[flow/config.mk]
export PLATFORM = sky130hd
export DESIGN_NAME = MIPS
export DESIGN_NICKNAME = MIPS
export VERILOG_FILES = /design/flow/design.v
export SDC_FILE = /design/flow/constraint.sdc
export NUM_CORES = 4
export LEC_CHECK = 0
export CAP_MARGIN = 15
export CORE_MARGIN = 2
export CORE_UTILIZATION = 29
export GPL_TIMING_DRIVEN = 0
export PLACE_DENSITY_LB_ADDON = 0.16
export SETUP_SLACK_MARGIN = -0.79
export SLEW_MARGIN = 20
[flow/constraint.sdc]
create_clock -name core_clock -period 15.3 [get_ports {clk}]
set_input_delay 3.0600 -clock core_clock [delete_from_list [all_inputs] [get_ports {clk}]]
set_output_delay 3.0600 -clock core_clock [all_outputs]
set_load 0.01 [all_outputs]
[flow/design.v]
module alu (Output, CarryOut, zero, overflow, negative, BussA, BussB, ALUControl);
	input [31:0] BussA, BussB;
	input [1:0] ALUControl;
	output zero, overflow, negative, CarryOut;
	wire neg;
	output [31:0] Output;
	reg [31:0] Output;
	wire [31:0] CARRYOUT;
	wire[31:0] AddSubOut, XOROut;
	wire SLTOut;
	wire subtract;
	or (subtract, ALUControl[0], ALUControl[1]);
	assign CarryOut = CARRYOUT[31];
	wire muxOut;
	mux2to1 t1 (.in0(BussB[0]),.in1(~BussB[0]),.s(subtract),.out(muxOut));
	adder  f1 (.a(BussA[0]),.b(muxOut),.cin(subtract),.cout(CARRYOUT[0]),.s(AddSubOut[0]));
	genvar i;
	generate 
	for(i = 1; i < 32; i++) begin : eachAdder
			wire mOut;
			mux2to1 tm (.in0(BussB[i]),.in1(~BussB[i]),.s(subtract),.out(mOut));
			adder  fA (.a(BussA[i]),.b(mOut),.cin(CARRYOUT[i-1]),.cout(CARRYOUT[i]),.s(AddSubOut[i]));
		end
	endgenerate
	xor(overflow, CARRYOUT[31], CARRYOUT[30]);
	assign neg = AddSubOut[31];
	genvar j;
	generate
	for (j = 0; j < 32; j++) begin: eachXOR
			xor(XOROut[j], BussA[j], BussB[j]);
		end
	endgenerate
	xor (SLTOut, overflow, neg); 
	wire [3:0][31:0] outputArray;  
	assign outputArray[0] = AddSubOut;
	assign outputArray[1] = XOROut;
	assign outputArray[2] = AddSubOut;
	assign outputArray[3] = {{31{1'b0}}, SLTOut};
	mux32_4to32 m1(.in(outputArray),.s(ALUControl),.out(Output));
	assign negative = Output[31];
	genvar k;
   wire [30:0] rOut;
	or(rOut[0],Output[1],Output[0]);
	generate 
	for (k = 2; k < 32; k++) begin: eachor	
			or o1(rOut[k-1],rOut[k-2],Output[k]);
		end
	endgenerate
	not n1(zero,rOut[30]);
endmodule 
module adder(a,b,cin,cout,s);
	input a,b,cin;
	output cout,s;
	wire s1,c1,c2,c3;
	xor(s1,a,b);
	xor(s,cin,s1);
	and(c1,a,b);
	and(c2,b,cin);
	and(c3,a,cin);
	or(cout,c1,c2,c3);
endmodule 
module adder32 (Op1,Op2,Sum);
	input [29:0] Op1;
	input [29:0] Op2;
	output[29:0] Sum;	
	reg [29:0] CARRYOUT;
	adder  f1 (.a(Op1[0]),.b(Op2[0]),.cin(1'b0),.cout(CARRYOUT[0]),.s(Sum[0]));
	genvar i;
	generate 
	for(i = 1; i < 30; i++) begin : eachAdder
			wire mOut;
			adder  fA (.a(Op1[i]),.b(Op2[i]),.cin(CARRYOUT[i-1]),.cout(CARRYOUT[i]),.s(Sum[i]));
		end
	endgenerate
endmodule 
module mux2to1 (in0,in1, s,out);
	input  in0,in1;	
	input s;
	output out;
	wire [1:0] inOut;
	wire sNot;
	not (sNot, s);
	and a1 (inOut[0], in0, sNot);
	and a2 (inOut[1], in1, s);
	or o1 (out, inOut[0], inOut[1]);
endmodule
module f2oMux (in,s,out);
	input [3:0]in;
	input [1:0] s;    
	output out;
  wire aOut1, aOut2,aOut3,aOut4;
	and a1(aOut1,s[1],s[0],in[3]);
	and a2(aOut2,s[1],~s[0],in[2]);
	and a3(aOut3,~s[1],s[0],in[1]);
	and a4(aOut4,~s[1],~s[0],in[0]);
	or o1(out,aOut1,aOut2,aOut3,aOut4);
endmodule 
module s2oMux(in,s,out);
	input [15:0]in;
	input [3:0] s;
	reg [3:0] Output;	  
	output out;
	f2oMux m0 (in[3:0], s[1:0],Output[0]);
	f2oMux m1 (in[7:4], s[1:0],Output[1]);
	f2oMux m2 (in[11:8], s[1:0],Output[2]);
	f2oMux m3 (in[15:12], s[1:0],Output[3]);
	f2oMux m4 (Output, s[3:2],out);
endmodule 
module mux30_2to1(Input0, Input1, s,Out);
	input [29:0] Input0;
	input [29:0] Input1;
	input s;
	output [29:0] Out;
	genvar i;
	generate 
		for (i = 0; i<30; i++) begin: eachMux
			mux2to1 m2(.in0(Input0[i]),.in1(Input1[i]),.s(s),.out(Out[i]));
		end
	endgenerate 
endmodule
module mux32_2to1(Input0, Input1, s,Out);
	input [31:0] Input0;
	input [31:0] Input1;
	input s;
	output [31:0] Out;
	genvar i;
	generate 
		for (i = 0; i<32; i++) begin: eachMux
			mux2to1 m2(.in0(Input0[i]),.in1(Input1[i]),.s(s),.out(Out[i]));
		end
	endgenerate 
endmodule
module t2oMux (in,s,out);
	input [31:0] in;
	input [4:0] s;
	reg [1:0] Output;
	output out;
	s2oMux s0(in[15:0],s[3:0],Output[0]);
	s2oMux s1(in[31:16],s[3:0],Output[1]);
	reg aOut1,aOut2;
	and(aOut1,Output[1],s[4]);
	and(aOut2,Output[0],~s[4]);
	or o1(out,aOut1,aOut2);
endmodule 
module mux32_4to32(in,s,out);
	input reg[3:0][31:0]in;
	output [31:0]out;
	input [1:0] s;  
	wire  [31:0][3:0] tempArr;  
	genvar row, colm;
	generate
		for(row = 0; row < 4; row++) begin : eachR
			for(colm = 0; colm < 32; colm++) begin : eachS
				buf R(tempArr[colm][row], in[row][colm]);
			end
		end
	endgenerate
	genvar i;
	generate
		for(i = 0; i < 32; i++) begin : eachM
			f2oMux t0 (tempArr[i],s,out[i]);
		end
	endgenerate
endmodule 
module t2t2tot2Mux(arr,s,out);
	input reg[31:0][31:0]arr;
	output [31:0]out;
	input [4:0] s;  
	wire  [31:0][31:0] tempArr;  
	genvar row, colm;
	generate
		for(row = 0; row < 32; row++) begin : eachR
			for(colm = 0; colm < 32; colm++) begin : eachS
				buf R(tempArr[colm][row], arr[row][colm]);
			end
		end
	endgenerate
	genvar i;
	generate
		for(i = 0; i < 32; i++) begin : eachM
			t2oMux t0 (tempArr[i],s,out[i]);
		end
	endgenerate
endmodule 
module PipelineRegister (in, out, clk, reset);
	output reg [31:0] out;
	input [31:0] in;
	input reset, clk;
	always @(posedge clk)
	if (reset)
		out <= 32'b0;
	else
		out <= in;
endmodule
module PipelineImm (in, out, clk, reset);
	output reg [15:0] out;
	input [15:0] in;
	input reset, clk;
	always @(posedge clk)
	if (reset)
		out <= 16'b0;
	else
		out <= in;
endmodule
module PipelineExecute (in, out, clk, reset);
	output reg [9:0] out;
	input [9:0] in;
	input reset, clk;
	always @(posedge clk)
	if (reset)
		out <= 10'b0;
	else
		out <= in;
endmodule
module PipelineMemory (in, out, clk, reset);
	output reg [7:0] out;
	input [7:0] in;
	input reset, clk;
	always @(posedge clk)
	if (reset)
		out <= 8'b0;
	else
		out <= in;
endmodule
module PipelineWrite (in, out, clk, reset);
	output reg [5:0] out;
	input [5:0] in;
	input reset, clk;
	always @(posedge clk)
	if (reset)
		out <= 6'b0;
	else
		out <= in;
endmodule
module PipelineRegControls (in, out, clk, reset);
	output reg [19:0] out;
	input [19:0] in;
	input reset, clk;
	always @(posedge clk)
	if (reset)
		out <= 20'b0;
	else
		out <= in;
endmodule
module PipelineControls (in, out, clk, reset);
	output reg [10:0] out;
	input [10:0] in;
	input reset, clk;
	always @(posedge clk)
	if (reset)
		out <= 11'b0;
	else
		out <= in;
endmodule
module regfile (ReadData1, ReadData2, WriteData, ReadRegister1, ReadRegister2, WriteRegister, RegWrite, clk);
	input [4:0] ReadRegister1, ReadRegister2, WriteRegister;
	input RegWrite, clk;
	input [31:0] WriteData;
	output [31:0] ReadData1, ReadData2;	
	wire reset = 0;
	wire [31:0] SelectRegister;
	wire [31:0][31:0] routReg;
	wire [31:0] rawData1, rawData2;
	decoder5to32 d1(.in(WriteRegister), .out(SelectRegister), .enable(RegWrite));
	assign routReg[0] = 32'b0;
	genvar i;
	generate 
		for (i = 1;i <32;i++) begin: eachReg32
			reg32 register(.in(WriteData),.out(routReg[i]),.decoderOut(SelectRegister[i]),.reset(reset), .clk(clk));
		end
	endgenerate
   t2t2tot2Mux mux1(.arr(routReg),.s(ReadRegister1),.out(rawData1));
	t2t2tot2Mux mux2(.arr(routReg),.s(ReadRegister2),.out(rawData2));
	assign ReadData1 = (RegWrite && WriteRegister == ReadRegister1 && ReadRegister1 != 5'b00000) ? WriteData : rawData1;
	assign ReadData2 = (RegWrite && WriteRegister == ReadRegister2 && ReadRegister2 != 5'b00000) ? WriteData : rawData2;
endmodule
module reg32 (in, out, decoderOut,reset, clk);
	input reset,clk;
	input decoderOut;   
	input [31:0] in;  
	output reg [31:0] out;
	reg [31:0] d;
	genvar i;
	generate 
		for (i = 0;i <32;i++) begin: eachDff
			mux2to1 m1 (.in0(out[i]), .in1(in[i]),.s(decoderOut),.out(d[i]));
			D_FF dFF(.q(out[i]), .d(d[i]),.reset(reset), .clk(clk));
		end
	endgenerate
endmodule
 module D_FF (q, d, reset, clk);
	output reg q;
	input d, reset, clk;
	always @(posedge clk)
	if (reset)
		q <= 0;  
	else
		q <= d;  
endmodule
module decoder2to4 (in, out, enable);
	input [1:0] in;
	input enable;
	output [3:0]out;
	wire [1:0] notOut;
	not n1(notOut[1], in[1]);
	not n2(notOut[0], in[0]);
	and a0(out[0], enable, notOut[0], notOut[1]);
	and a1(out[1], enable, in[0], notOut[1]);
	and a2(out[2], enable, notOut[0], in[1]);
	and a3(out[3], enable, in[0], in[1]);
endmodule
module decoder3to8 (in,out,enable);
	input [2:0] in;
	input enable;
	output [7:0]out;
	wire [2:0] notOut;
	not n1(notOut[2], in[2]);
	not n2(notOut[1], in[1]);
	not n3(notOut[0], in[0]);
	and a0(out[0], enable, notOut[0], notOut[1], notOut[2]);
	and a1(out[1], enable, in[0], notOut[1],notOut[2]);
	and a2(out[2], enable, notOut[0], in[1],notOut[2]);
	and a3(out[3], enable, in[0], in[1], notOut[2]);
	and a4(out[4], enable, notOut[0],notOut[1],in[2]);
	and a5(out[5], enable, in[0],notOut[1],in[2]);
	and a6(out[6], enable, notOut[0], in[1], in[2]);
	and a7(out[7], enable, in[0], in[1], in[2]);
endmodule
module decoder5to32 (in, out, enable);
	input [4:0] in;
	input enable;
	output [31:0] out;
	wire [3:0] enableOut;
	decoder3to8 d1 (in[2:0], out[7:0], enableOut[0]);
	decoder3to8 d2 (in[2:0], out[15:8], enableOut[1]);
	decoder3to8 d3 (in[2:0], out[23:16], enableOut[2]);
	decoder3to8 d4 (in[2:0], out[31:24], enableOut[3]);
	decoder2to4 d5 (in[4:3], enableOut, enable);
endmodule
module Control (Instr, RegDst, WriteRegister, ALUSrc, MemToReg, RegWr, MemWr, Branch, 
						Jump, JR, ALUCntrl, ZeroExt, Rs, Rt, Rd, xRs, xRt, Imm16, TargetInstr);
	input [31:0] Instr;
	reg [5:0] Funct;
	reg [5:0] Opcode;
	output reg RegDst, ALUSrc, MemToReg, RegWr, MemWr, Branch, JR, ZeroExt, xRs, xRt;
	output reg Jump;
	output reg [1:0] ALUCntrl;
	output reg [4:0] Rs, Rt, Rd, WriteRegister;
	output reg [15:0] Imm16;
	output reg [25:0] TargetInstr;
	assign Rs = Instr[25:21];	
	assign Rt = Instr[20:16];
	assign Rd = Instr[15:11];
	assign Imm16 = Instr[15:0];
	assign TargetInstr = Instr[25:0];
	always @(*) begin
		Funct = Instr[5:0];
		Opcode = Instr[31:26];
		RegDst = 0;
		WriteRegister = 5'b00000;
		ALUSrc = 0;
		MemToReg = 0;
		RegWr = 0;
		MemWr = 0;
		Branch = 0;
		Jump = 0;
		ALUCntrl = 2'b00;
		JR = 0;
		ZeroExt = 0;
		xRs = 0;
		xRt = 0;
		if (Opcode == 6'b000000) begin
			case (Funct)
				6'b100000  : begin 
								 RegDst = 1;
								 WriteRegister = Rd; 
								 RegWr = 1; 
								 ALUCntrl = 2'b00;
							 end  
				6'b100010  : begin 
								 RegDst = 1; 
								 WriteRegister = Rd;
								 RegWr = 1;
								 ALUCntrl = 2'b10;
							 end  
				6'b001000  : begin
								 Jump = 1; 
								 JR = 1; 
								 xRt = 1; 
							 end  
				6'b101010  : begin 
								 RegDst = 1; 
								 WriteRegister = Rd;
								 RegWr = 1; 
								 ALUCntrl = 2'b11;
							 end  
				default;
			endcase
		end
		case (Opcode)
			6'b100011  : begin
							 WriteRegister = Rt;
							 ALUSrc = 1; 
							 MemToReg = 1; 
							 RegWr = 1; 
							 ALUCntrl = 2'b00;
							 xRt = 1; 
						 end  
			6'b101011  : begin 
							 ALUSrc = 1; 
							 MemWr = 1; 
							 ALUCntrl = 2'b00;
						 end  
			6'b000101  : begin 
							 Branch = 1; 
							 ALUCntrl = 2'b10;
						 end  
			6'b001110  : begin 
							 WriteRegister = Rt;
							 ALUSrc = 1; 
							 RegWr = 1; 
							 ALUCntrl = 2'b01;
							 ZeroExt = 1; 
							 xRt = 1;
						 end  
			6'b000010  : begin 
							 Jump = 1; 
							 JR = 0; 
							 xRs = 1;
							 xRt = 1; 
						 end  
			default;
		endcase
	end
endmodule
module Forward (Rs, Rt, xRs, xRt, PortA, PortB, DataA, DataB, ALUData, MemData, ForwardA, ForwardB);
	input xRs, xRt;
	input [4:0] Rs, Rt, PortA, PortB;
	input [31:0] DataA, DataB, ALUData, MemData;
	output reg [31:0] ForwardA, ForwardB;
	always @(*) begin
		if (Rs == 5'b00000)
			ForwardA = DataA;
		else if (Rs == PortA && !xRs)
			ForwardA = ALUData;
		else if (Rs == PortB && !xRs)
			ForwardA = MemData;
		else 
			ForwardA = DataA;
	end
	always @(*) begin
		if (Rt == 5'b00000)
			ForwardB = DataB;
		else if (Rt == PortA && !xRt)
			ForwardB = ALUData;
		else if (Rt == PortB && !xRt)
			ForwardB = MemData;
		else 
			ForwardB = DataB;
	end
endmodule
module AcceleratedBranch (DataA, DataB, Zero);
	input [31:0] DataA, DataB;
	output reg Zero;
	wire [31:0] Equivalency;
	wire [7:0] Equiv;
	wire [1:0] ZeroTest;
	assign Equivalency = DataA ^ DataB;
	always @(*) begin
		case(Equivalency)
			32'b0 : Zero = 1;
			default : Zero = 0;
		endcase
	end
endmodule
module CheckBranch (Opcode, AccBranch);
	input [5:0] Opcode;
	output AccBranch;
	wire [5:0] Branch;
	assign Branch = 6'b000101;
	wire [5:0] Cmp;
	genvar i;
	generate
		for (i = 0; i < 6; i++) begin : eachXor
			xor each_xor(Cmp[i], Opcode[i], Branch[i]);
		end
	endgenerate
	nor n(AccBranch, Cmp[0], Cmp[1], Cmp[2], Cmp[3], Cmp[4], Cmp[5]);
endmodule
module FetchUnit(Branch, Zero, Jump, JR, TargetInstr, Regrs, Imm16, Instr, Address, InstrIn, clk, reset);
	input Branch,Zero,JR, Jump, clk,reset;
	input [15:0] Imm16;
	input [25:0] TargetInstr;
	input [31:0] Regrs;
	output [31:0] Instr;	
	output [31:0] Address;
	input [31:0] InstrIn;
	wire [29:0] PC;
	wire [29:0] temp_PC;
	wire [29:0] Jumpaddress; 
	wire bez;
	and a1(bez, Branch, ~Zero);
	wire [29:0] immExtened; 
	wire [29:0] pcNew;
	assign Address[1:0] = 2'b0;
	mux30_2to1 mBez(.Input0({29'b0,1'b1}),.Input1({{14{Imm16[15]}},Imm16[15:0]}),
						 .s(bez),.Out(immExtened));
	adder32 ad1(.Op1(PC),.Op2(immExtened),.Sum(pcNew));
	mux30_2to1 mBJr(.Input0({PC[29:26], TargetInstr[25:0]}),
	                .Input1(Regrs[31:2]),.s(JR),.Out(Jumpaddress));
	mux30_2to1 mJump(.Input0(pcNew),.Input1(Jumpaddress),
						  .s(Jump),.Out(temp_PC));
   genvar i;
	generate
		for ( i = 0; i<30;i++) begin: eachDFF
			D_FF d(.q(PC[i]),.d(temp_PC[i]),.reset(reset),.clk(clk));
		end
	endgenerate
	assign Address [31:2] = PC[29:0]; 
	assign Instr = InstrIn;
endmodule 
module MIPS(clk, reset, imem_addr, imem_data, dmem_addr, dmem_wdata, dmem_we, dmem_rdata);
	input clk, reset;
	output [31:0] imem_addr;
	input [31:0] imem_data;
	output [31:0] dmem_addr, dmem_wdata;
	output dmem_we;
	input [31:0] dmem_rdata;
	wire [31:0] Instr;
	wire RegDst, ALUSrc, MemToReg, RegWr, MemWr, Branch, Jump, JR, ZeroExt, xRt, xRs, AccZero, AccBranch;
	wire [1:0] ALUCntrl;
	wire [4:0] Rs, Rt, Rd, WriteRegister;
	wire [31:0] WriteData;
	wire [31:0] ReadData1, ReadData2;
	wire [31:0] BussB;
	wire zero, overflow, CarryOut, negative;
	wire [15:0] Imm16;
	wire [31:0] Extended;
	wire [25:0] TargetInstr;
	wire [31:0] ForwardA, ForwardB;
	wire [31:0] p_Instr;
	wire [15:0] p_Imm16;
	wire p_AccBranch;
	wire ex_MemToReg, ex_RegWr, ex_MemWr;
	wire [1:0] ex_ALUCntrl;
	wire [4:0] ex_WriteRegister;
	wire [15:0] ex_Imm16;
	wire [31:0] ex_ReadData1, ex_ReadData2, ex_BussB;
	wire [31:0] ex_ALUOut;	
	wire mem_MemToReg, mem_RegWr, mem_MemWr;
	wire [4:0] mem_WriteRegister;
	wire [31:0] mem_ReadData2;
	wire [31:0] mem_ALUOut, mem_MemOut;
	wire wr_RegWr;
	wire [4:0] wr_WriteRegister;
	wire [31:0] wr_WriteData;
	FetchUnit Fetch1(.Branch(p_AccBranch), .Zero(AccZero), .Jump(Jump), .JR(JR), .TargetInstr(TargetInstr), 
						  .Regrs(ForwardA), .Imm16(p_Imm16), .Instr, .Address(imem_addr), .InstrIn(imem_data), .clk, .reset);
	CheckBranch CheckAccBranch(.Opcode(Instr[31:26]), .AccBranch);
   PipelineRegister InstrReg (.in(Instr), .out(p_Instr), .clk, .reset);
   PipelineImm Imm16Reg (.in(Instr[15:0]), .out(p_Imm16), .clk, .reset);
	D_FF BranchReg (.q(p_AccBranch), .d(AccBranch),.reset, .clk);
	regfile reg1(.ReadData1, .ReadData2, .WriteData(wr_WriteData), 
			  .ReadRegister1(Rs), .ReadRegister2(Rt), .WriteRegister(wr_WriteRegister),
			  .RegWrite(wr_RegWr), .clk(clk));
	Control cntrl (.Instr(p_Instr), .RegDst, .WriteRegister, .ALUSrc, .MemToReg, .RegWr, .MemWr, .Branch, 
						.Jump, .JR, .ALUCntrl, .ZeroExt, .Rs, .Rt, .Rd, .xRs, .xRt, .Imm16, .TargetInstr);
	Extend Ext1(.Imm16, .Extended, .Ext(ZeroExt));
	mux32_2to1 alusrc(.Input0(ForwardB),.Input1(Extended),.s(ALUSrc),.Out(BussB));
	Forward forCntrl (.Rs, .Rt, .xRs, .xRt, .PortA(ex_WriteRegister), .PortB(mem_WriteRegister), .DataA(ReadData1), 
							.DataB(ReadData2), .ALUData(ex_ALUOut), .MemData(WriteData), .ForwardA, .ForwardB);
	AcceleratedBranch BranchZero (.DataA(ForwardA), .DataB(ForwardB), .Zero(AccZero));
	PipelineRegister ReadReg1 (.in(ForwardA), .out(ex_ReadData1), .clk, .reset);
	PipelineRegister ReadReg2 (.in(ForwardB), .out(ex_ReadData2), .clk, .reset);
	PipelineRegister ALUBBussB (.in(BussB), .out(ex_BussB), .clk, .reset);
	PipelineExecute PipeExe (.in({MemToReg, RegWr, MemWr, ALUCntrl, WriteRegister}),
										 .out({ex_MemToReg, ex_RegWr, ex_MemWr, ex_ALUCntrl,
												ex_WriteRegister}), .clk, .reset);
	alu alu1(.Output(ex_ALUOut), .CarryOut, .zero, .overflow,
		 .negative, .BussA(ex_ReadData1), .BussB(ex_BussB), .ALUControl(ex_ALUCntrl));
	PipelineRegister ExeALUOut (.in(ex_ALUOut), .out(mem_ALUOut), .clk, .reset);
	PipelineRegister ExeDataB (.in(ex_ReadData2), .out(mem_ReadData2), .clk, .reset);
	PipelineMemory PipeMem (.in({ex_MemToReg, ex_RegWr, ex_MemWr, ex_WriteRegister}),
									.out({mem_MemToReg, mem_RegWr, mem_MemWr, mem_WriteRegister}), .clk, .reset);
   assign dmem_addr = mem_ALUOut;
   assign dmem_wdata = mem_ReadData2;
   assign dmem_we = mem_MemWr;
   assign mem_MemOut = dmem_rdata;
	mux32_2to1 mem2reg(.Input0(mem_ALUOut),.Input1(mem_MemOut), .s(mem_MemToReg),.Out(WriteData));
	PipelineRegister WriteReg (.in(WriteData), .out(wr_WriteData), .clk, .reset);
	PipelineWrite PipeWr (.in({mem_RegWr, mem_WriteRegister}), 
								 .out({wr_RegWr, wr_WriteRegister}), .clk, .reset);
endmodule
module Extend (Imm16, Extended, Ext);
	input [15:0] Imm16;
	input Ext;
	output reg [31:0] Extended;
	reg [31:0] SE, ZE;
	assign SE[31:0] = {{16{Imm16[15]}},Imm16[15:0]};
	assign ZE[31:0] = {16'b0,Imm16[15:0]};
	always @(*) begin
		case (Ext)
			0 : Extended = SE;
		   1 : Extended = ZE;
			default;
		endcase
	end
endmodule
[flow/run.sh]
#!/bin/bash
# the make line also repeats each setting of config.mk as NAME=value (left out here)
make -C /OpenROAD-flow-scripts/flow DESIGN_CONFIG=/design/flow/config.mk WORK_HOME=/design/flow/orfs CLKGATE_MAP_FILE= finish
==> commit_impl_results.txt, run 1 <==
Refresh implementation metrics

* Result of the run: failed layout checks
- Layout checks that failed: setup timing
- Tcrit/Tclk final: 1.581
- Final tally of hold violations: 0
* Post-route core utilization: 0.3550
- Layout overhead on the synthesized area: 22.03%
* Main logic family after synthesis: multiplexers
- The script extracted a total leakage power of around 24 nW.
- Once routing completed, OpenROAD measured the worst setup slack at -8.896 ns.
- After detailed placement, the total cell area comes to 68020 um^2.
- The end-of-flow timing check tallies setup violations at 26.
* Post-synthesis sequential element count: ~1300
* DRC marker count from the first detailed-route iteration: 8626
* Drt wl/cell: roughly 45 um
* FP Rows: 167
* Mean instance size in the synthesized netlist: ~15 um^2
* First element of the critical path: PipeExe.out[6]
- The script computed the net switching share of total power as 0.2960.
- After legalization and detailed placement, the total HPWL measured 239.5 mm.
- The share of total power dissipated in combinational logic is 0.154.
- Register area: 35420 um^2
* IO Count: 163
- Measured in cells, the most critical reg-to-reg path has a length of roughly 80.
- The die is 459.1 um wide.
- Total tool warning count: 30
- Top pwr grp: registers
* H-tree Lvls: 4
* CTS Buf Count: 148
- Sorting the synthesized cells by area gives the leading types as edfxtp_1 (50%), mux4_2 (14%), dfxtp_1 (9.3%).
- In the final run the clock tree shows a worst skew of 0.05279 ns.
- The analysis attributes to net switching a power of 2.664 mW.
* Clock tree root buffer cell: clkbuf_16
- Counting instances, the worst hold path has a depth of 1.
* Most common cell in the netlist: edfxtp_1
- Crit-path leading delay family: adder cells
* Worst vdd rail ir drop: ~100 uV
- Category of the worst setup path capture point: register
- The clock network power reported by the tool is 3.61 mW.
* Maximum number of pins on one net before global-route repair: 34
- Number of design rule violations left after detail routing: 0
* Routed vias: roughly 45000
- The cell-mix breakdown from Yosys lists the compound-gate area share as 0.07357.
* Fraction of power consumed by the clock network: 0.401
* Most used cell, CP: fa_2
- Final period demand of the worst path: 24.20 ns
- Total grt overflow: 0
- The share of synthesized area in the top cell type comes to 0.4960.
* Share of the yosys chip area belonging to registers: 0.5890
- The stat command in Yosys gives a chip area of 60060 um^2.
- Worst R2R Setup Slack: -8.90 ns
- In this run, power in flip-flops and latches comes to 4.01 mW.
- The skew report gives the latency at the later pin of the worst-skew pair as approximately 0.84 ns.
- Startpoint of the lowest-slack hold path: ReadReg2.out[27]
* Nets: 4578
- Among all flip-flop cells after synthesis, the most frequent one is edfxtp_1.
- Of the total synthesized cell area, the portion taken by AND, OR, NAND and NOR gates is 0.06719.
* Antenna violations before repair: 31
- Core utilization before placement: 0.2909
- Cell total in the yosys stat output: 4013
- Combinational cell power: roughly 1.4 mW
* Clock edge transition at the registers on the reported setup and hold paths: 0.07 ns
* Number of synthesized flops with an enable pin: 992
- Along the worst path, the maximum fanout reaches 8.
- Adder and majority cell fraction of the synthesized area: 0.01975
- Post-Synthesis Cells: 4013
- Looking at the hold checks, the worst path lands on ExeDataB.out[27].
- At the pin with the least slew margin, the transition time is roughly 1.4 ns.
* TritonRoute pass-1 iters: 8
- Routed Wire Length: 330.3 mm
- Gpl congestion: 0.9681
- Synth Cell Area: roughly 60000 um^2
- Clock sink total: about 1300
* Critical R2R Launch: PipeExe.out[6]
* Ys Warns: 17
* Cell-internal power: around 6.3 mW
- Relative slew slack: 0.08886
* Tally of nets with antenna violations remaining after routing: 0
- The worst hold path belongs to the class register to register.
- Sort of element at the start of the critical path: register
- Counting instances in the post-synthesis netlist gives the leading cell types as edfxtp_1 (992), mux4_2 (371), nor2_1 (307), dfxtp_1 (279), mux2i_1 (255).
* Sum of buffers and inverters on the critical path: 6
- Max Transition Viols Final: 0
- Of the post-synthesis cell area, the part taken by muxes is 0.1972.
- TritonCTS clock tree: done
- Distinct cell type count of the synthesized netlist: 89
* Setup TNS: -112.96 ns
* Number of filler instances in the final layout: 19890
- Timing would allow up to slightly above 40 MHz.
- Of the total power, registers draw 0.446.
- The number of maximum-capacitance violations recorded for the run is 0.
- The via count of the first global-routing pass was 42970.
* Synth area leader: edfxtp_1
- Per the synthesis report, the XOR/XNOR share of the synthesized area is 0.01794.
* Number of port buffers: 160
- Data on the critical path arrives at its endpoint at roughly 25 ns.
- The layout stage reports a final design area of 73290 um^2.
* Total Routing Usage GR: 0.3066
* Type of the worst setup path: register to register
* Die area: 210700 um^2
* Power density of the placed cells: ~120 nW/um^2
- Global-route wire length before repair: 425.3 mm
- Setup repair after global routing could not meet its margin everywhere.
* Delay of the slowest cell on the worst path: 0.55 ns
* Fraction of registers with async set/reset: 0
* Vertical extent of the die: 459.1 um
- CORE AREA: approximately 210000 um^2
- Setup Slack @ Placement: -11.09 ns
* Endpoint required time on the critical path: 15.99 ns
* Critical path depth: 80
- Summing all multi-input logic gate instances after layout gives 23380 um^2.
- Detailed-route vias per instance: between 6 and 7
- Buffer depth of the longest clock path: 3
* Slowest cell on crit path: dfxtp_1
## area by class of cell
type / instances / share of cell area
Tap cell: 2704 / 0.04616
Sequential cell: 1271 / 0.4833
Antenna cell: 22 / 0.0007512
Multi-Input combinational cell: 2357 / 0.3191
Clock buffer: 188 / 0.05412
Clock inverter: 78 / 0.01110
Inverter: 30 / 0.001537
Buffer: 353 / 0.02861
Timing Repair Buffer: 291 / 0.05538
## metal layers
layer / GRT usage / vias up / wire length [um]
met5: 0 / - / 223
met4: 0.1829 / 34 / 23720
met3: 0.09943 / 967 / 40880
met2: 0.4452 / 3826 / 138800
met1: 0.3979 / 23800 / 126700
li1: - / 16700 / -
## stage by stage
stage	hold WS (ns)	power, mW	cells
finish	0.4327	9.000	7294
global route	0.4506	9.158	7277
CTS	0.4399	8.933	7261
detailed placement	0.4279	5.373	6986
global placement	0.4185	5.352	6878
floorplan	0.4138	4.641	4014
## what timing repair did
| action | in CTS | in global routing |
|---|---|---|
| buffers inserted | 9 | 14 |
| hold buffers | 0 | 0 |
| endpoints found under the setup margin | 27 | 26 |
| pin swaps | 17 | 29 |
| gates resized | 41 | 17 |
==> run 2, diff against run 1 <==
CAP_MARGIN = 20   (was 15)
CELL_PAD_IN_SITES_GLOBAL_PLACEMENT = 3   (was unset)
CORE_UTILIZATION = 40   (was 29)
CTS_CLUSTER_DIAMETER = 326   (was unset)
GPL_ROUTABILITY_DRIVEN = 1   (was unset)
GPL_TIMING_DRIVEN = unset   (was 0)
HOLD_SLACK_MARGIN = 0.26   (was unset)
MAX_ROUTING_LAYER = met4   (was unset)
PLACE_DENSITY_LB_ADDON = unset   (was 0.16)
SETUP_SLACK_MARGIN = 5.0   (was -0.79)
SLEW_MARGIN = 0   (was 20)
clock period = 23.6 ns   (was 15.3 ns; I/O delays follow)
==> run 2 against run 1 <==
  * Now clean on timing, DRC and antenna
  * Die size shrank 27%
  * Synthesized cell count stayed put
  * Synthesized area did not move
  * Via count fell by 11%
  * Worst hold slack worse by 0.0037 ns
  * Core utilization up 11 points
  * Worst setup slack improved by 9.4 ns
  * Critical path type unchanged
  * Power decreased by 36%
  * Clock skew fell by 0.024 ns
  * Combinational power decreased by about 40%
  * Sequential share of layout area rose by 2.3 points
  * Flip-flop count did not move
==> commit_impl_results.txt, run 2 <==
Refresh implementation metrics

* Result of the run: finished clean
- The mean post-synth cell area was 14.97 um^2 (unchanged).
- The ratio of routed vias to standard cells is 6.363 (+2.4%).
- Horizontal die size: 391.5 um (-15%)
- The number of cells on the worst reg-to-reg path is 78 (-2.5%).
* Fraction of power consumed by the clock network: 0.413 (+0.012)
- Tcrit/Tclk final: 0.9780 (-0.6034)
* Number of port buffers: 160 (unchanged)
- Signal arrival time at the worst endpoint: 23.75 ns (-1.14 ns)
* Max Transition Viols Final: 0 (unchanged)
- The data required time at the worst endpoint came to 24.27 ns (+8.28 ns).
* Cell total in the yosys stat output: 4013 (unchanged)
- The chip area in the Yosys report was 60060 um^2 (unchanged).
- Slowest cell on crit path: fa_2
* Maximum clock skew at final layout: 0.02908 ns (-0.02371 ns)
* Standard cell area after detailed placement: 64410 um^2 (-5.3%)
* Synth area leader: edfxtp_1
* Setup TNS: 0 ns (+112.96 ns)
- Via count of the first global-routing pass: 40410 (-6.0%)
- The worst hold slack after final layout came to 0.4290 ns (-0.003707 ns).
- The sequential cell fraction of total power came to 0.442 (-0.004).
* Post-synthesis sequential element count: 1271 (unchanged)
- The minimum clock period came to 23.08 ns (-1.114 ns).
- Crit-path leading delay family: adder cells
- The biggest slice of the total power is consumed by registers.
- The headroom to the max-slew limit is 0.1318 (+0.04289).
- The die extent in y was 391.5 um (-15%).
- Number of design rule violations left after detail routing: 0 (unchanged)
- The wire length per cell after detailed routing is 39.60 um (-13%).
- Hold Path Sink: ExeDataB.out[3]
- The clock slew at the register clock pins of the worst setup and hold paths was 0.06 ns (about the same).
- Cell-internal power: 4.189 mW (-34%)
- Gpl congestion: 0.9285 (-4.1%)
* FP Rows: 142 (-15%)
- Global-route wire length before repair: 341.2 mm (-20%)
* Category of the worst setup path capture point: register
- H-tree Lvls: 4 (unchanged)
- The maximum number of pins on one net before global-route repair was 158 (+360%).
- Critical path depth: 78 (-2.5%)
- Insertion Delay late pin: 0.80 ns (-0.04 ns)
- The share of the core filled with cells in the final layout came to 0.4677 (+0.1127).
- The post-synthesis share of cell area spent on full adders, half adders and majority gates is 0.01975 (unchanged).
* Fraction of the mapped netlist area in compound gates: 0.07357 (unchanged)
- Top cells, area: edfxtp_1 (50%), mux4_2 (14%), dfxtp_1 (9.3%)
- The number of nets in the final layout came to 4327 (-5.5%).
- Final Cell Area: 69890 um^2 (-4.6%)
* Startpoint of the lowest-slack hold path: ReadReg2.out[3]
- Net switching power: 1.558 mW (-41%)
- The detailed-placement wirelength estimate came to 158.5 mm (-34%).
* TritonCTS clock tree: done
- Worst R2R Setup Slack: 0.52 ns (+9.41 ns)
* Slew at the pin closest to its max-slew limit: 1.291 ns (-0.07538 ns)
- Synth Cell Area: 60060 um^2 (unchanged)
- The number of optimization iterations in the first detailed-route pass was 6 (-2).
- The number of antenna violations at the first check in global routing came to 12 (-61%).
* Power density of the placed cells: 82.24 nW/um^2 (-33%)
- The detailed router's first-iteration violation count was 4819 (-44%).
- The minimum setup slack in the final design is 0.5180 ns (+9.414 ns).
* Instance count along the most critical hold path: 1 (unchanged)
* Buffer depth of the longest clock path: 3 (unchanged)
- Xor+xnor area frac: 0.01794 (unchanged)
- Max-capacitance violation count: 0 (unchanged)
* Core utilization before placement: 0.4019 (+0.1110)
- Type of the tightest min-delay check: register to register
* Multiplexer share: 0.1972 (unchanged)
- Ys Warns: 17 (unchanged)
- Total Routing Usage GR: 0.3365 (+0.02988)
- Among the non-sequential cells, multiplexers take the most area.
- The total clock network power is 2.38 mW (-34%).
- Setup Slack @ Placement: -0.7220 ns (+10.36 ns)
* Delay of the slowest cell on the worst path: 0.46 ns (-0.09 ns)
- The number of warning messages in the logs came to 38 (+27%).
* Fraction of power consumed by combinational cells: 0.144 (-0.010)
* Fraction of power spent switching nets: 0.2711 (-0.02485)
- The final-report hold violation count was 0 (unchanged).
- Total grt overflow: 0 (unchanged)
* Largest fanout on the critical path: 4 (-4)
- Critical R2R Launch: PipeExe.out[5]
- The maximum achievable frequency was 43.32 MHz (+4.8%).
* And+or+nand+nor area frac: 0.06719 (unchanged)
- Most used cell, CP: fa_2
- The tree is rooted in a clkbuf_16.
- Sort of element at the start of the critical path: register
* Post-Synthesis Cells: 4013 (unchanged)
- Share of the yosys chip area belonging to registers: 0.5890 (unchanged)
- Most common cell in the netlist: edfxtp_1
* Die area: 153300 um^2 (-27%)
- The area of the core was 149400 um^2 (-28%).
- The number of buffers added by the clock tree synthesis step came to 151 (+2.0%).
- Clock sink total: 1271 (unchanged)
- The number of enable-type register cells in the synthesized netlist came to 992 (unchanged).
- The routed wire length came to 251.5 mm (-24%).
* Post-synth top cells: edfxtp_1 (992), mux4_2 (371), nor2_1 (307), dfxtp_1 (279), mux2i_1 (255)
- The combinational gate power was 0.830 mW (-40%).
* Prevailing post-synth register cell: edfxtp_1
* IO Count: 163 (unchanged)
* Type of the worst setup path: register to register
- Total leakage power: 23.08 nW (-4.8%)
* RSZ-0062 raised after global routing: yes
* First element of the critical path: PipeExe.out[5]
- Worst vdd rail ir drop: 57.92 uV (-44%)
- Fraction of registers with async set/reset: 0 (unchanged)
* Sequential cell power: 2.54 mW (-37%)
- The post-route antenna net violation count was 0 (unchanged).
- Sum of buffers and inverters on the critical path: 6 (unchanged)
- Layout overhead on the synthesized area: 16.38%
- The fraction of post-synthesis cell area in the top cell type by area was 0.4960 (unchanged).
- The total number of vias is 40410 (-11%).
* Distinct cell type count of the synthesized netlist: 89 (unchanged)
- Setup Viol. Count Final: 0 (-100%)
## run 2: cell type report
class	count	area, um^2
antenna	10	25.02
clock buffer	194	4109
clock inverter	82	920.9
fill	12960	79530
inverter	30	113.9
multi-input combinational	2357	23220
sequential	1271	35410
tap	2016	2522
timing repair buffer	390	3566
## run 2: per-stage QoR
| step | std cells | total power [mW] |
|---|---|---|
| floorplan | 4014 | 3.009 |
| global placement | 6044 | 3.390 |
| global route | 6347 | 5.912 |
| detailed placement | 6047 | 3.395 |
| finish | 6350 | 5.748 |
| CTS | 6325 | 5.760 |
## run 2: timing repair
action / 4_1_cts / 5_1_grt
pin swaps: 6 / 36
setup buffers: 2 / 4
gates cloned: 0 / 0
endpoints found under the setup margin: 13 / 14
hold buffers: 0 / 0
resized: 20 / 17
## run 2: per-layer routing
metal  wire, um  GRT usage
met1     101200     0.4339
met2     119300     0.5223
met3      19120    0.05839
met4      11840     0.1505
met5          0          -
==> run 3, diff against run 2 <==
CELL_PAD_IN_SITES_GLOBAL_PLACEMENT = unset   (was 3)
CORE_UTILIZATION = 65   (was 40)
CTS_CLUSTER_DIAMETER = unset   (was 326)
GPL_ROUTABILITY_DRIVEN = unset   (was 1)
HOLD_SLACK_MARGIN = unset   (was 0.26)
MAX_ROUTING_LAYER = unset   (was met4)
SETUP_SLACK_MARGIN = 2.25   (was 5.0)
SLEW_MARGIN = 20   (was 0)
clock period = 16.0 ns   (was 23.6 ns; I/O delays follow)
==> run 3 against run 2 <==
  * The layout now fails its checks (setup timing)
  * First-iteration DRC count grew 76%
  * Power up 44%
  * Design area increased by 1.8%
  * Sequential share of layout area decreased by 0.90 points
  * Synthesized area is the same
  * Clock power grew 32%
  * Flip-flop count unchanged
  * Final cell count is 8.4% lower
  * Global-route usage is 15 points higher
  * Register-to-register slack got worse by 7.5 ns
  * Worst hold slack improved by 0.0069 ns
  * Largest cell class unchanged
  * Largest power group unchanged
  * Highest routed layer is now met5
==> commit_impl_results.txt, run 3 <==
Refresh implementation metrics

- The maximum level of the CTS H-tree is 4 (unchanged).
- Via count of the first global-routing pass: 44600 (+10%)
- Total Routing Usage GR: 0.4875 (+0.1510)
- Clock sink total: 1271 (unchanged)
- Prevailing post-synth register cell: edfxtp_1
* Sequential Power Share: 0.453 (+0.011)
* Power density of the placed cells: 116.4 nW/um^2 (+42%)
* Fraction of the mapped netlist area in compound gates: 0.07357 (unchanged)
- CTS Buf Count: 132 (-13%)
- Fraction of power consumed by combinational cells: 0.168 (+0.024)
- TritonRoute pass-1 iters: 7 (+1)
* Die area: 94840 um^2 (-38%)
- The number of top-level pins is 163 (unchanged).
* Largest fanout on the critical path: 3 (-1)
- The ratio of routed vias to standard cells came to 7.683 (+21%).
- The area of all sequential standard cells is 35410 um^2 (about the same).
- The latest clock arrival within the worst-skew pair is 0.77 ns (-0.03 ns).
* Fraction of power consumed by the clock network: 0.379 (-0.034)
- The worst hold path terminates at ExeDataB.out[21].
- Post-Synthesis Cells: 4013 (unchanged)
* And+or+nand+nor area frac: 0.06719 (unchanged)
- The horizontal extent of the die came to 308.0 um (-21%).
* Critical path depth: 78 (unchanged)
- Top cells, area: edfxtp_1 (50%), mux4_2 (14%), dfxtp_1 (9.3%)
- Most common cell in the netlist: edfxtp_1
- Fraction of power spent switching nets: 0.2638 (-0.007365)
- The initial core utilization is 0.6552 (+0.2533).
- Delay of the slowest cell on the worst path: 0.44 ns (-0.02 ns)
* Post-synth top cells: edfxtp_1 (992), mux4_2 (371), nor2_1 (307), dfxtp_1 (279), mux2i_1 (255)
- The footprint of the multi-input gates was 23320 um^2 (+0.44%).
- The total clock network power is 3.14 mW (+32%).
* Result of the run: failed layout checks
* Ys Warns: 17 (unchanged)
- Tally of nets with antenna violations remaining after routing: 0 (unchanged)
- Top pwr grp: registers
* Total leakage power: 24.52 nW (+6.2%)
- The async set or reset register ratio after synthesis was 0 (unchanged).
- The number of remaining DRC errors is 0 (unchanged).
* Drt wl/cell: 39.53 um (-0.19%)
- Maximum operating frequency: 43.54 MHz (+0.51%)
- Clock tree root buffer cell: clkbuf_16
- Cell-internal power: 6.098 mW (+46%)
- A clean result was blocked by setup timing.
- Number of port buffers: 160 (unchanged)
- Layout overhead on the synthesized area: 18.48%
* Vertical extent of the die: 308.0 um (-21%)
- The number of endpoints failing setup at the final stage came to 22 (+22).
- Routed vias: 44680 (+11%)
- Nets: 4647 (+7.4%)
- Endpoint required time on the critical path: 16.64 ns (-7.63 ns)
- Sequential cell power: 3.75 mW (+48%)
- The worst setup path is captured at a register.
- Mean instance size in the synthesized netlist: 14.97 um^2 (unchanged)
- The share of the core filled with cells in the final layout is 0.7762 (+0.3085).
- Startpoint of the lowest-slack hold path: ReadReg2.out[21]
- Post-synthesis sequential element count: 1271 (unchanged)
* Sort of element at the start of the critical path: register
- The sequential area share after synthesis is 0.5890 (unchanged).
- The actual slew at the worst max-slew pin came to 1.212 ns (-0.07975 ns).
- Net switching power: 2.185 mW (+40%)
* Synth Cell Area: 60060 um^2 (unchanged)
- The tightest min-delay check is of the register to register type.
* Sum of buffers and inverters on the critical path: 6 (unchanged)
- The largest clock skew in the final design was 0.03228 ns (+0.003209 ns).
- The headroom to the max-slew limit came to 0.1893 (+0.05754).
* Total tool warning count: 32 (-16%)
* Distinct cell type count of the synthesized netlist: 89 (unchanged)
- Number of synthesized flops with an enable pin: 992 (unchanged)
- The weighted congestion reported at the end of routability-driven placement was 1.033 (+11%).
- In this design, the critical path's most frequently occurring cell is fa_2.
- Grouping stages by cell kind, the critical path spends the most delay in adder cells.
* Worst vdd rail ir drop: 154.1 uV (+170%)
* Synthesis area per yosys: 60060 um^2 (unchanged)
- The area fraction in mux cells is 0.1972 (unchanged).
- Buffer depth of the longest clock path: 3 (unchanged)
- The number of max-cap violations is 0 (unchanged).
- Global-route wire length before repair: 321.2 mm (-5.9%)
* Cells on worst reg2reg path: 78 (unchanged)
* Routed Wire Length: 229.9 mm (-8.6%)
* Combinational cell power: 1.39 mW (+67%)
* Slowest cell on crit path: fa_2
* Yosys top cell area share: 0.4960 (unchanged)
- The post-synthesis share of cell area spent on full adders, half adders and majority gates is 0.01975 (unchanged).
* Synth area leader: edfxtp_1
- Instance count along the most critical hold path: 1 (unchanged)
- Number of filler instances in the final layout: 5025 (-61%)
- Half-perimeter wire length after placement: 146.0 mm (-7.9%)
* Maximum number of pins on one net before global-route repair: 93 (-41%)
* CORE AREA: 91660 um^2 (-39%)
- Cell total in the yosys stat output: 4013 (unchanged)
- Overall power: 8.283 mW (+44%)
- The remaining global-route overflow was 0 (unchanged).
* TritonCTS clock tree: done
- The clock slew at the register clock pins of the worst setup and hold paths is 0.07 ns (about the same).
* DRC marker count from the first detailed-route iteration: 8494 (+76%)
* Min setup slack post-route: -6.965 ns (-7.483 ns)
* Final Cell Area: 71150 um^2 (+1.8%)
- Max Transition Viols Final: 0 (unchanged)
- For the worst reg-to-reg path, the startpoint reported by OpenROAD is ALUBBussB.out[0].
* Standard cell area after detailed placement: 66480 um^2 (+3.2%)
- Antenna violations before repair: 17 (+5)
* RSZ-0062 raised after global routing: yes
* Tcrit/Tclk final: 1.435 (+0.4573)
- Main logic family after synthesis: multiplexers
- First element of the critical path: ALUBBussB.out[0]
- Worst R2R Setup Slack: -6.97 ns (-7.48 ns)
- Type of the worst setup path: register to register
* Final period demand of the worst path: 22.97 ns (-0.1166 ns)
- Xor+xnor area frac: 0.01794 (unchanged)
* Signal arrival time at the worst endpoint: 23.61 ns (-0.14 ns)
- The final-report hold violation count was 0 (unchanged).
- The cell row count was 111 (-22%).
-- run 3: stage by stage --
stage | hold slack (ns) | worst slack [ns] | instances | TNS (ns)
floorplan | 0.4138 | -7.504 | 4014 | -70.09
global placement | 0.4163 | -8.116 | 5564 | -80.06
detailed placement | 0.4220 | -8.332 | 5564 | -84.95
CTS | 0.4363 | -7.211 | 5802 | -81.53
global route | 0.4505 | -7.576 | 5805 | -84.99
finish | 0.4358 | -6.965 | 5815 | -73.39
-- run 3: what timing repair did --
action | in CTS | in global routing
hold endpoints to repair | 0 | 0
pin swaps | 47 | 42
setup buffers | 7 | 2
gates resized | 41 | 19
hold buffers | 0 | 0
setup endpoints to repair | 29 | 30
-- run 3: final cells by class --
type	count	share of cell area
diodes	11	0.0003869
inverters	30	0.001600
clock buffers	173	0.05181
repair buffers	729	0.09107
multi-input cells	2357	0.3278
flip-flops and latches	1271	0.4976
well taps	1186	0.02086
clock inverters	58	0.008845
-- run 3: layer usage --
metal,up-vias,GRT usage,routed length (um)
li1,16820,-,-
met1,21740,0.5859,71480
met2,4749,0.7107,99220
met3,1351,0.2009,37730
met4,16,0.3570,21330
met5,-,0.002067,98
==> run 4, diff against run 3 <==
CAP_MARGIN = 40   (was 20)
CORE_UTILIZATION = 70   (was 65)
MAX_ROUTING_LAYER = met4   (was unset)
SETUP_SLACK_MARGIN = 2.76   (was 2.25)
clock period = 15.9 ns   (was 16.0 ns; I/O delays follow)
==> run 4 against run 3 <==
  * Synthesized cell count unchanged
  * Synthesized area unchanged
  * The flow now stops in 5_1_grt
  * Die size is 7.1% lower
==> commit_impl_results.txt, run 4 <==
Log flow metrics for this revision

- Result of the run: stopped before the end
* Last flow stage reached: 5_1_grt
- Distinct cell type count of the synthesized netlist: 89 (unchanged)
* Fraction of the mapped netlist area in compound gates: 0.07357 (unchanged)
- And+or+nand+nor area frac: 0.06719 (unchanged)
- The number of synthesized register bits is 1271 (unchanged).
- The area of the core came to 85150 um^2 (-7.1%).
* Synth Cell Area: 60060 um^2 (unchanged)
- Die area: 88150 um^2 (-7.1%)
* Synth area leader: edfxtp_1
- The detailed-placement wirelength estimate is 154.2 mm (+5.6%).
* Cell total in the yosys stat output: 4013 (unchanged)
- The worst setup timing slack at the placement stage was -8.401 ns (-0.06946 ns).
- Fraction of registers with async set/reset: 0 (unchanged)
- H-tree Lvls: 3 (-1)
- The horizontal extent of the die was 296.9 um (-3.6%).
* Yosys top cell area share: 0.4960 (unchanged)
- Number of synthesized flops with an enable pin: 992 (unchanged)
- The area after detailed placement is 66440 um^2 (about the same).
- Prevailing post-synth register cell: edfxtp_1
* Post-Synthesis Cells: 4013 (unchanged)
- The number of warnings issued by yosys is 17 (unchanged).
- Share of the yosys chip area belonging to registers: 0.5890 (unchanged)
- Gpl congestion: 1.004 (-2.9%)
- Top cells, area: edfxtp_1 (50%), mux4_2 (14%), dfxtp_1 (9.3%)
* FP Rows: 107 (-3.6%)
- The chip area in the Yosys report came to 60060 um^2 (unchanged).
- The number of hold-repair buffers added at the cts stage came to 0 (unchanged).
- The die extent in y came to 296.9 um (-3.6%).
- Mean instance size in the synthesized netlist: 14.97 um^2 (unchanged)
* Buffer depth of the longest clock path: 3 (unchanged)
- Most common cell in the netlist: edfxtp_1
- The post-synthesis share of cell area spent on xor and xnor gates came to 0.01794 (unchanged).
* Multiplexer share: 0.1972 (unchanged)
- After synthesis, the largest family of logic cells by area is multiplexers.
- Number of port buffers: 160 (unchanged)
* Clock sink total: 1271 (unchanged)
- The post-synthesis share of cell area spent on full adders, half adders and majority gates came to 0.01975 (unchanged).
- The tree is rooted in a clkbuf_16.
* CTS Buf Count: 119 (-9.8%)
- The synthesis run shows the most used standard cells to be edfxtp_1 (992), mux4_2 (371), nor2_1 (307), dfxtp_1 (279), mux2i_1 (255).
* Core utilization before placement: 0.7053 (+0.05014)
- The number of top-level pins is 163 (unchanged).
==> run 4: metrics by stage <==
stage	util	power (mW)	instances	setup TNS [ns]
2_1_floorplan	-	4.467	4014	-72.19
3_3_place_gp	0.7793	5.150	5524	-80.69
3_5_place_dp	0.7803	5.191	5530	-85.03
4_1_cts	0.8296	8.164	5762	-74.28
==> run 4: repair_timing <==
action,CTS
pin swaps,30
resized,35
cloned,0
setup buffers,9
setup endpoints to repair,30
==> run 5, diff against run 4 <==
CAP_MARGIN = 20   (was 40)
CTS_CLUSTER_SIZE = 40   (was unset)
HOLD_SLACK_MARGIN = -0.09   (was unset)
MAX_ROUTING_LAYER = unset   (was met4)
SETUP_SLACK_MARGIN = unset   (was 2.76)
clock period = 13.2 ns   (was 15.9 ns; I/O delays follow)
==> run 5 against run 4 <==
  * Synthesized cell count unchanged
  * Synthesized area stayed put
  * Die size unchanged
  * The flow again stops in 5_1_grt
==> commit_impl_results.txt, run 5 <==
Log flow metrics for this revision

* Result of the run: stopped before the end
- The flow stopped in 5_1_grt.
* Xor+xnor area frac: 0.01794 (unchanged)
- The area of the core was 85150 um^2 (unchanged).
- Multiplexer share: 0.1972 (unchanged)
* Clock tree root buffer cell: clkbuf_16
* Distinct cell type count of the synthesized netlist: 89 (unchanged)
* H-tree Lvls: 4 (+1)
- The weighted congestion reported at the end of routability-driven placement came to 1.023 (+1.9%).
- Among all cell types in the netlist, the one instantiated most often is edfxtp_1.
- The TritonCTS sink count came to 1271 (unchanged).
* Post-synth top cells: edfxtp_1 (992), mux4_2 (371), nor2_1 (307), dfxtp_1 (279), mux2i_1 (255)
* Core utilization before placement: 0.7053 (unchanged)
- IO Count: 163 (unchanged)
- The async set or reset register ratio after synthesis came to 0 (unchanged).
- The number of buffers added by the clock tree synthesis step was 130 (+9.2%).
- Standard cell area after detailed placement: 69940 um^2 (+5.3%)
* Fraction of the mapped netlist area in compound gates: 0.07357 (unchanged)
- The maximum buffer depth of the clock tree came to 3 (unchanged).
- Prevailing post-synth register cell: edfxtp_1
- Post-Synthesis Cells: 4013 (unchanged)
- The cell row count was 107 (unchanged).
- The post-synthesis share of cell area spent on full adders, half adders and majority gates was 0.01975 (unchanged).
- The total of buffers placed on input and output ports was 160 (unchanged).
- Post-synthesis sequential element count: 1271 (unchanged)
* Die area: 88150 um^2 (unchanged)
- Cell total in the yosys stat output: 4013 (unchanged)
* Main logic family after synthesis: multiplexers
* Vertical extent of the die: 296.9 um (unchanged)
- Yosys top cell area share: 0.4960 (unchanged)
- The sequential area share after synthesis is 0.5890 (unchanged).
* Ys Warns: 17 (unchanged)
- The chip area in the Yosys report came to 60060 um^2 (unchanged).
- The horizontal extent of the die is 296.9 um (unchanged).
* Top cells, area: edfxtp_1 (50%), mux4_2 (14%), dfxtp_1 (9.3%)
- Placed cell count: 5955 (+7.7%)
- Half-perimeter wire length after placement: 166.6 mm (+8.0%)
* Synth area leader: edfxtp_1
* And+or+nand+nor area frac: 0.06719 (unchanged)
* Setup Slack @ Placement: -11.01 ns (-2.611 ns)
* Mean instance size in the synthesized netlist: 14.97 um^2 (unchanged)
- The post-synthesis instance area came to 60060 um^2 (unchanged).
* Number of synthesized flops with an enable pin: 992 (unchanged)
-- run 5: what timing repair did --
action | 4_1_cts
hold buffers | 0
setup buffers | 3
pin swaps | 27
endpoints found under the setup margin | 30
gates resized | 27
cloned | 0
-- run 5: per-stage QoR --
stage	util	hold WS (ns)	power (mW)	setup TNS, ns
after floorplan	-	0.4138	5.381	-138.32
after global placement	0.8214	0.4188	6.312	-149.42
after detailed placement	0.8214	0.4247	6.364	-154.48
after CTS	0.8708	0.4381	10.05	-152.53
==> run 6, diff against run 5 <==
ABC_AREA = 1   (was unset)
CTS_CLUSTER_DIAMETER = 233   (was unset)
CTS_CLUSTER_SIZE = 13   (was 40)
HOLD_SLACK_MARGIN = unset   (was -0.09)
PLACE_DENSITY = 0.64   (was unset)
SETUP_SLACK_MARGIN = -1.14   (was unset)
==> run 6 against run 5 <==
  * The layout now fails its checks (setup timing)
  * Synthesized area up 6.6%
  * Synthesized cell count up 94%
  * Die size up 6.5%
==> commit_impl_results.txt, run 6 <==
Refresh implementation metrics

* Result of the run: failed layout checks
* Layout checks that failed: setup timing
- By instance count, the leading cell after synthesis is nand2_1.
- Among all stages on the critical path, the maximum delay recorded is 0.40 ns.
- The path with the worst hold slack has its endpoint at ExeDataB.out[0].
* Critical path depth: 83
* Type of the worst setup path: register to register
- Maximum clock skew at final layout: about 0.039 ns
- The most critical setup path has its startpoint at PipeExe.out[5].
- DRC marker count from the first detailed-route iteration: 14900
- Adder and majority cell fraction of the synthesized area: 0.01853 (-0.001224)
- Of the total power, combinational logic draws 0.206.
* Worst vdd rail ir drop: 141.9 uV
- In the post-route analysis, the smallest setup slack over all paths is -9.341 ns.
* Number of port buffers: 160 (unchanged)
* Setup TNS: -141.68 ns
- Slew at the pin closest to its max-slew limit: 1.028 ns
* Vertical extent of the die: 306.4 um (+3.2%)
- Tcrit/Tclk final: 1.708
- Sort of element at the start of the critical path: register
- The total overflow left after global routing is 0.
- The horizontal extent of the die was 306.4 um (+3.2%).
- Multiplexer share: 0.0006254 (-0.1966)
- Instance count along the most critical hold path: 2
- The worst register-to-register path begins at PipeExe.out[5].
- Cell total in the yosys stat output: 7786 (+94%)
* Prevailing post-synth register cell: edfxtp_1
* Final tally of hold violations: 0
* Cell-internal power: about 6.6 mW
* Yosys top cell area share: 0.4653 (-0.03073)
- The maximum level of the CTS H-tree was 3 (-1).
- The number of hold-repair buffers added at the cts stage was 0 (unchanged).
- Signal arrival time at the worst endpoint: between 20 and 25 ns
- Net switching power: 2.802 mW
* FP Rows: 110 (+2.8%)
* Insertion Delay late pin: 0.75 ns
- The routed layout has 64200 vias.
- Largest fanout on the critical path: 5
- Entering global routing, the biggest net connects 112 pins.
* Tally of nets with antenna violations remaining after routing: 0
* Routed Wire Length: 268.0 mm
- The chip area in the Yosys report is 64020 um^2 (+6.6%).
* Sequential cell power: 4.53 mW
- CORE AREA: 90290 um^2 (+6.0%)
* Total Routing Usage GR: 0.5603
- Post-synth top cells: nand2_1 (2366), nor2_1 (1256), edfxtp_1 (992), nand3_1 (849), inv_1 (595)
- Buffer depth of the longest clock path: 3 (unchanged)
- The dominant power group in this design is registers.
* Number of synthesized flops with an enable pin: 992 (unchanged)
- Max-capacitance violation count: 0
* Sum of buffers and inverters on the critical path: 5
* Drt wl/cell: 28.39 um
* CTS Buf Count: 107 (-18%)
* Most used cell, CP: fa_2
* Clk. pwr: 2.97 mW
* Crit-path leading delay family: adder cells
- Die area: 93890 um^2 (+6.5%)
- Per the post-CTS timing run, clock transition at the registers of the reported paths is roughly 0.070 ns.
* And+or+nand+nor area frac: 0.2897 (+0.2225)
- Per the OpenROAD power report, leakage power amounts to 32.49 nW.
- Category of the worst setup path capture point: register
* Post-route core utilization: 0.8257
* Mean instance size in the synthesized netlist: 8.223 um^2 (-45%)
* Setup Viol. Count Final: 30
- Core utilization before placement: 0.7091 (+0.003777)
- The flow reports an fmax of 44.36 MHz.
- Logic depth along the worst register-to-register path is recorded as 83.
- OpenROAD emitted warnings numbering 36.
* Synth Cell Area: 64020 um^2 (+6.6%)
- The sequential area share after synthesis is 0.5525 (-0.03649).
- The via count of the first global-routing pass was a little over 60000.
* Fraction of power consumed by the clock network: 0.314
- TritonCTS built the clock tree.
* Endpoint required time on the critical path: 13.79 ns
- The flow reported a cell area power density of 126.7 nW/um^2.
- Clock sink total: 1271 (unchanged)
* Fraction of registers with async set/reset: 0 (unchanged)
- For the worst min-delay path, the startpoint reported by OpenROAD is ReadReg2.out[0].
- The combinational power reported by the tool is between 1.5 and 2 mW.
- Global-route wire length before repair: 381.9 mm
* Overall power: 9.450 mW
- Nets: about 8300
* Clock tree root buffer cell: clkbuf_16
- The pre-antenna-repair detailed-routing pass consisted of 17 iterations.
- Sequential Power Share: 0.480
* Worst R2R Setup Slack: -9.34 ns
- Detailed-route vias per instance: 6.799
- In this run the layout overhead on the synthesized area is reported as 16.45%.
- Antenna violations before repair: 16
- The aoi/oai-family share of the synthesized area was 0.05935 (-0.01421).
* Number of design rule violations left after detail routing: 0
- Subtracting the final worst setup slack from the clock period gives around 23 ns.
- Post-synthesis sequential element count: 1271 (unchanged)
- Gpl congestion: 1.035 (+1.2%)
* Ys Warns: 17 (unchanged)
* Distinct cell type count of the synthesized netlist: 51 (-43%)
- The worst-case max-slew headroom was logged as 0.3141.
- RSZ-0062 raised after global routing: yes
* Number of filler instances in the final layout: 5307
- By area, the combinational part of the netlist is dominated by simple AND/OR/NAND/NOR gates.
- By area the synthesized netlist is led by edfxtp_1 (47%), nand2_1 (14%), dfxtp_1 (8.7%).
- The timing report shows that the slowest cell on the worst path is fa_2.
- IO Count: 163 (unchanged)
- Synth area leader: edfxtp_1
- The path class of the tightest hold or removal check is register to register.
* Xor+xnor area frac: 0.006019 (-0.01192)
* Post-Synthesis Cells: 7786 (+94%)
- Fraction of power spent switching nets: 0.2965
- The detailed-placement wirelength estimate came to 166.4 mm (about the same).
- Max-slew check failures listed in the final report amount to 0.
## run 6: what timing repair did
item	CTS	global route
setup endpoints to repair	27	28
gates resized	26	23
cloned	0	0
setup buffers	6	3
pin swaps	15	10
## run 6: stage by stage
stage | hold slack, ns | cell area, um^2 | instances | setup WS [ns]
2_1_floorplan | 0.3883 | 64260 | 7787 | -8.307
3_3_place_gp | 0.3885 | 71370 | 9270 | -9.157
3_5_place_dp | 0.3932 | 71380 | 9270 | -9.401
4_1_cts | 0.4021 | 74420 | 9430 | -9.159
5_1_grt | 0.4188 | 74530 | 9433 | -9.849
6_report | 0.4031 | 74550 | 9442 | -9.341
## run 6: routing by layer
layer	global-route usage	up-vias	wire [um]
met5	0.01085	-	287
met4	0.4192	24	27770
met3	0.2731	2424	54060
met2	0.7706	7160	104900
met1	0.6779	28520	81020
li1	-	26070	-
## run 6: final cells by class
type                    count  area, um^2  share of cell area
diodes                      9       22.52           0.0003021
clock buffers             153        2914             0.03909
inverters                 616        2326             0.03120
repair buffers            816        7769              0.1042
multi-input cells        5399       24640              0.3304
well taps                1176        1471             0.01974
flip-flops and latches   1271       35390              0.4747
clock inverters             2       21.27           0.0002853
==> run 7, diff against run 6 <==
ABC_AREA = unset   (was 1)
CORE_UTILIZATION = 65   (was 70)
CTS_CLUSTER_DIAMETER = 93   (was 233)
CTS_CLUSTER_SIZE = unset   (was 13)
PLACE_DENSITY = unset   (was 0.64)
SETUP_SLACK_MARGIN = unset   (was -1.14)
TNS_END_PERCENT = 5   (was unset)
clock period = 12.4 ns   (was 13.2 ns; I/O delays follow)
==> run 7 against run 6 <==
  * Still fails the layout checks on setup timing
  * Worst setup slack got worse by 1.1 ns
  * Combinational power about the same
  * Global-route usage decreased by 4.5 points
  * Via count decreased by 26%
  * Synthesized cell count decreased by 48%
  * Non-clock buffer count increased by 322
  * Flip-flop count unchanged
  * Worst hold slack improved by 0.032 ns
  * Power increased by 17%
  * Critical path type unchanged
==> commit_impl_results.txt, run 7 <==
Refresh implementation metrics

- Result of the run: failed layout checks
- The checks that failed were setup timing.
- The TritonCTS sink count was 1271 (unchanged).
- Setup Viol. Count Final: 30 (unchanged)
- Cell-internal power: 8.037 mW (+21%)
- Clk. pwr: 4.22 mW (+42%)
- Slowest cell on crit path: fa_2
- RSZ-0062 raised after global routing: yes
- Final period demand of the worst path: 22.80 ns (+0.2603 ns)
- The maximum achievable frequency is 43.86 MHz (-1.1%).
- Drt wl/cell: 39.01 um (+37%)
* Number of design rule violations left after detail routing: 0 (unchanged)
- The ratio of routed vias to standard cells came to 7.649 (+13%).
- The number of top-level pins is 163 (unchanged).
- The power consumed by sequential cells is 4.82 mW (+6.4%).
- Top cells, area: edfxtp_1 (50%), mux4_2 (14%), dfxtp_1 (9.3%)
- Routed Wire Length: 242.8 mm (-9.4%)
* Area occupied by multi-input gates: 23220 um^2 (-5.7%)
* Worst vdd rail ir drop: 163.9 uV (+15%)
* Sequential Power Share: 0.438 (-0.042)
- The post-synthesis share of cell area spent on xor and xnor gates was 0.01794 (+0.01192).
* Clock edge transition at the registers on the reported setup and hold paths: 0.06 ns (about the same)
- The net switching share of the total power came to 0.2700 (-0.02655).
- Fraction of registers with async set/reset: 0 (unchanged)
- Post-synth top cells: edfxtp_1 (992), mux4_2 (371), nor2_1 (307), dfxtp_1 (279), mux2i_1 (255)
- The instance count of the mapped netlist was 4013 (-48%).
* Distinct cell type count of the synthesized netlist: 89 (+75%)
- Cell total in the yosys stat output: 4013 (-48%)
- Largest fanout on the critical path: 3 (-2)
- The total die size was 94840 um^2 (+1.0%).
- The data arrival time at the worst-slack endpoint was 23.44 ns (+0.30 ns).
- Prevailing post-synth register cell: edfxtp_1
- Maximum number of pins on one net before global-route repair: 105 (-6.3%)
- Total grt overflow: 0 (unchanged)
* Most used cell, CP: fa_2
- The flow measured a signed area growth from synthesis to layout of 24.22%.
* Sort of element at the start of the critical path: register
- The number of synthesized register bits came to 1271 (unchanged).
- Worst R2R Setup Slack: -10.40 ns (-1.06 ns)
* Setup Slack @ Placement: -11.93 ns (-2.528 ns)
* First element of the critical path: PipeExe.out[6]
- The synthesis stats list as the most numerous cell edfxtp_1.
- The worst setup path is captured at a register.
- Tally of nets with antenna violations remaining after routing: 0 (unchanged)
- Insertion Delay late pin: 0.78 ns (+0.03 ns)
- The cell row count is 111 (+0.91%).
* And+or+nand+nor area frac: 0.06719 (-0.2225)
- TritonRoute pass-1 iters: 9 (-8)
- Hold Path Sink: ExeDataB.out[24]
* Mean instance size in the synthesized netlist: 14.97 um^2 (+82%)
* CORE AREA: 91660 um^2 (+1.5%)
* DRC marker count from the first detailed-route iteration: 9094 (-39%)
- Register area: 35400 um^2 (about the same)
* Yosys top cell area share: 0.4960 (+0.03073)
- The via count of the first global-routing pass was 47880 (-22%).
- Adder and majority cell fraction of the synthesized area: 0.01975 (+0.001224)
- The largest clock skew in the final design came to 0.04012 ns (+0.001514 ns).
- Critical R2R Launch: PipeExe.out[6]
* Setup TNS: -167.60 ns (-25.92 ns)
* Number of filler instances in the final layout: 4637 (-13%)
* Final Cell Area: 74600 um^2 (about the same)
* TritonCTS clock tree: done
* Total Routing Usage GR: 0.5155 (-0.04484)
- Endpoint required time on the critical path: 13.04 ns (-0.75 ns)
- The maximum level of the CTS H-tree is 4 (+1).
* Crit-path leading delay family: adder cells
- The number of enable-type register cells in the synthesized netlist is 992 (unchanged).
* Gpl congestion: 1.061 (+2.4%)
- The cell area power density came to 147.6 nW/um^2 (+16%).
- Max-capacitance violation count: 0 (unchanged)
- Synth area leader: edfxtp_1
- The cell count after placement came to 5980 (-35%).
- The total of buffers placed on input and output ports was 160 (unchanged).
- Post-layout instance count excluding filler cells: 6224 (-34%)
- The final-report hold violation count is 0 (unchanged).
- Fraction of power consumed by the clock network: 0.384 (+0.070)
* Core utilization before placement: 0.6552 (-0.05392)
- Startpoint of the lowest-slack hold path: ReadReg2.out[24]
- The maximum buffer depth of the clock tree is 3 (unchanged).
- The power share of the combinational group was 0.178 (-0.028).
- Slew at the pin closest to its max-slew limit: 1.248 ns (+0.2204 ns)
- The combinational gate power was 1.96 mW (about the same).
- The post-synthesis instance area is 60060 um^2 (-6.2%).
- Net switching power: 2.972 mW (+6.1%)
* Max Transition Viols Final: 0 (unchanged)
* Sum of buffers and inverters on the critical path: 7 (+2)
- Checking hold timing, the worst path is listed with class register to register.
- Fraction of the mapped netlist area in compound gates: 0.07357 (+0.01421)
* Tcrit/Tclk final: 1.839 (+0.1312)
- Delay of the slowest cell on the worst path: 0.44 ns (+0.04 ns)
- The hold-critical path depth is 1 (-1).
- The minimum setup slack in the final design was -10.40 ns (-1.060 ns).
- The number of warning messages in the logs is 35 (-2.8%).
* Antenna violations before repair: 11 (-5)
- Relative slew slack: 0.1660 (-0.1481)
- Cells on worst reg2reg path: 82 (-1.2%)
* Main logic family after synthesis: multiplexers
- The number of warnings issued by yosys came to 17 (unchanged).
* Clock tree root buffer cell: clkbuf_16
* Vertical extent of the die: 308.0 um (+0.50%)
- The chip area in the Yosys report is 60060 um^2 (-6.2%).
run 7: cell type report:
cell class,instances,share of cell area
clock buffers,172,0.04867
multi-input cells,2357,0.3113
flip-flops and latches,1271,0.4746
well taps,1186,0.01989
repair buffers,1138,0.1320
diodes,4,0.0001342
clock inverters,66,0.01184
inverters,30,0.001526
run 7: layer usage:
metal / GRT usage / wire, um / share of wire
met1: 0.5979 / 71900 / 0.30
met2: 0.7422 / 103100 / 0.42
met3: 0.2389 / 42820 / 0.18
met4: 0.4039 / 24840 / 0.10
met5: 0 / 187 / 0.00077
run 7: timing repair:
action	CTS	global route
hold buffers	0	0
setup buffers	2	0
endpoints found under the setup margin	30	40
gates resized	49	5
gates cloned	0	0
pin swaps	44	12
run 7: metrics by stage:
step / util / total power, mW / hold slack, ns
finish: 0.8138 / 11.01 / 0.4346
floorplan: - / 5.726 / 0.4138
CTS: 0.8137 / 10.90 / 0.4357
detailed placement: 0.7619 / 6.754 / 0.4220
global route: 0.8137 / 11.18 / 0.4591
global placement: 0.7619 / 6.715 / 0.4213
Power figures rest on the tool's default switching activity, not on a simulated workload.
